Setup of oak:
## Datapath
module Datapath(
    input clk,
    input rst,
    input [15:0] gpio_in,
    output [15:0] gpio_out,
    output [15:0] imem_addr,
    input  [15:0] imem_rdata,
    output        dmem_en,
    output        dmem_we,
    output [15:0] dmem_addr,
    output [15:0] dmem_wdata,
    input  [15:0] dmem_rdata
);
For scale: roughly 3400 cells after synthesis, ~270 flip-flops, ~120 I/O pins, about 28000 sq um of cells after synthesis.
make LEC_CHECK=0 ABC_AREA=0 CAP_MARGIN=20 CORE_ASPECT_RATIO=0.5 CORE_MARGIN=2 CORE_UTILIZATION=72 CTS_CLUSTER_DIAMETER=362 CTS_CLUSTER_SIZE=100 PLACE_DENSITY=0.35 SETUP_SLACK_MARGIN=2.47 SLEW_MARGIN=20 TNS_END_PERCENT=5 finish   # period 24.0 ns
run.sh (not shown) runs the stock make flow with config.mk's settings and CLKGATE_MAP_FILE=.
oak did not make it past 5_1_grt, where a tool error ended it.
Here is what was changed in the inputs of pine compared with oak.
==> flow/config.mk <==
export PLATFORM = sky130hd
export DESIGN_NAME = Datapath
export DESIGN_NICKNAME = Datapath
export VERILOG_FILES = /design/flow/design.v
export SDC_FILE = /design/flow/constraint.sdc
export NUM_CORES = 4
export LEC_CHECK = 0
export ABC_AREA = 1
export CAP_MARGIN = 20
export CORE_MARGIN = 2
export CORE_UTILIZATION = 72
export PLACE_DENSITY = 0.41
export SLEW_MARGIN = 20
==> flow/constraint.sdc <==
create_clock -name core_clock -period 71.6 [get_ports {clk}]
set_input_delay 14.3200 -clock core_clock [delete_from_list [all_inputs] [get_ports {clk}]]
set_output_delay 14.3200 -clock core_clock [all_outputs]
set_load 0.01 [all_outputs]
Notes after the runs:
pine completed end to end with timing, DRC and antenna clean. NOTE: floorplan core area in pine falls short of that of oak. Going from oak to pine, adder and majority cell fraction of the synthesized area now sits higher, net count entering floorplan now sits higher. pine ends up with higher worst slack at placement than oak does.

---

the previous run:
Datapath again, from the RTL that the note above started with.
clock: 33.0 ns
lec_check: 0
cap_margin: 20
cell_pad_in_sites_global_placement: 0
core_margin: 2
core_utilization: 66
gpl_routability_driven: 1
hold_slack_margin: -0.09
max_routing_layer: met4
min_routing_layer: met1
setup_slack_margin: -2.0
slew_margin: 30
tns_end_percent: 40
The layout from the previous run, despite a flow that completed every stage, fails the layout checks, with the failing checks listed as setup timing.
Changes in the current run relative to the previous run:
Settings: removing GPL_ROUTABILITY_DRIVEN (formerly 1); removing SETUP_SLACK_MARGIN (formerly -2.0); removing CELL_PAD_IN_SITES_GLOBAL_PLACEMENT (formerly 0); removing HOLD_SLACK_MARGIN (formerly -0.09); changing CORE_UTILIZATION from 66 to 67; changing SLEW_MARGIN from 30 to 20; removing MIN_ROUTING_LAYER (formerly met1); setting ABC_AREA to 1 for the first time; changing TNS_END_PERCENT from 40 to 5; changing the clock period (ns, I/O delays scaled along) from 33.0 to 35.9.
- As the logs show, the current run stopped at global routing after a tool error, so it never reached the end of the flow.
- Of the previous run and the current run, the higher mean post-synth cell area belongs to the previous run.
- Taking the previous run over the current run, the number of library cell types mapped by synthesis ratio works out to 1.8.
- Synthesized cell count, the previous run and the current run, lower one = the previous run.
- The run showing the greater chip area line of the yosys report is the previous run.
- Placed instance count, the previous run and the current run: smaller value in the previous run
- Area fraction in compound gates after synthesis for the current run: 14 points down relative to the previous run
- NOTE: mux cell area share after synthesis in the current run exceeds that of the previous run
- The current run — number of placement rows 1 lower, the previous run as reference

---

Datapath again, from the RTL that the note above started with.
==> flow/design.v (excerpt) <==
module Datapath(
    input clk,
    input rst,
    input [15:0] gpio_in,
    output [15:0] gpio_out,
    output [15:0] imem_addr,
    input  [15:0] imem_rdata,
    output        dmem_en,
    output        dmem_we,
    output [15:0] dmem_addr,
    output [15:0] dmem_wdata,
    input  [15:0] dmem_rdata
);
    wire [15:0] instruction;
    wire [3:0] opcode;
    wire [3:0] rs1, rs2, rd;
    wire [15:0] imm;
    wire [15:0] A, B;
    wire [15:0] alu_result;
    wire [15:0] mem_data;
    wire [15:0] pc_out;
    wire mem_read, mem_write, reg_write, pc_write, branch_eq, branch_ne, imm_load;
    wire [3:0] alu_op;
    PC pc_inst (
        .clk(clk),
        .rst(rst),
        .load(pc_write),
        .data(alu_result),    
        .count(pc_out)
    );
    assign imem_addr = pc_out;
    assign instruction = imem_rdata;
    assign opcode = instruction[15:12];
    assign rs1 = instruction[11:8];
    assign rs2 = instruction[7:4];
    assign rd = instruction[3:0];
    assign imm = instruction[7:0];  
    ControlUnit cu (
        .opcode(opcode),
        .mem_read(mem_read),
        .mem_write(mem_write),
        .reg_write(reg_write),
        .alu_op(alu_op),
        .pc_write(pc_write),
        .branch_eq(branch_eq),
        .branch_ne(branch_ne),
        .imm_load(imm_load)
    );
    RegisterFile rf (
        .clk(clk),
        .rst(rst),
        .read_addr1(rs1),
        .read_addr2(rs2),
        .write_addr(rd),
        .write_data(alu_result),    
        .write_enable(reg_write),
        .read_data1(A),
  ...
Settings: LEC_CHECK=0, ABC_AREA=1, CAP_MARGIN=20, CELL_PAD_IN_SITES_GLOBAL_PLACEMENT=1, CORE_MARGIN=3, CORE_UTILIZATION=44, GPL_ROUTABILITY_DRIVEN=1, MIN_ROUTING_LAYER=met1, SETUP_SLACK_MARGIN=5.0, SLEW_MARGIN=30; clock period 26.5 ns.
The baseline ran to the end with violations: setup timing.
Change:
ABC_AREA = unset   (was 1)
CELL_PAD_IN_SITES_GLOBAL_PLACEMENT = unset   (was 1)
CORE_MARGIN = 2   (was 3)
CORE_UTILIZATION = 65   (was 44)
GPL_ROUTABILITY_DRIVEN = unset   (was 1)
MAX_ROUTING_LAYER = met4   (was unset)
MIN_ROUTING_LAYER = unset   (was met1)
SETUP_SLACK_MARGIN = unset   (was 5.0)
SLEW_MARGIN = 20   (was 30)
clock period = 32.5 ns   (was 26.5 ns; I/O delays follow)
Now the flow failed in global routing (5_1_grt).
Synthesized area rises by a few percent.
Synthesized cell count is lower by roughly a tenth.
Die area is lower by a quarter to a third.
Change:
CORE_UTILIZATION = 40   (was 65)
CTS_CLUSTER_SIZE = 74   (was unset)
GPL_TIMING_DRIVEN = 0   (was unset)
MAX_ROUTING_LAYER = unset   (was met4)
PLACE_DENSITY_LB_ADDON = 0.24   (was unset)
clock period = 45.0 ns   (was 32.5 ns; I/O delays follow)
Result:
- The new run produced a clean layout
- synthesized area is unchanged
- die size grows by 61%
- synthesized cell count is unchanged
Change:
ABC_AREA = 1   (was unset)
CORE_UTILIZATION = 58   (was 40)
CTS_CLUSTER_DIAMETER = 250   (was unset)
CTS_CLUSTER_SIZE = unset   (was 74)
GPL_TIMING_DRIVEN = unset   (was 0)
MAX_ROUTING_LAYER = met4   (was unset)
PLACE_DENSITY_LB_ADDON = unset   (was 0.24)
clock period = 24.2 ns   (was 45.0 ns; I/O delays follow)
Now the flow died in global routing (5_1_grt), error GRT-0116. Die area falls by a quarter to a third. Area after synthesis falls by a few percent. Synthesized cell count rises by roughly a tenth.
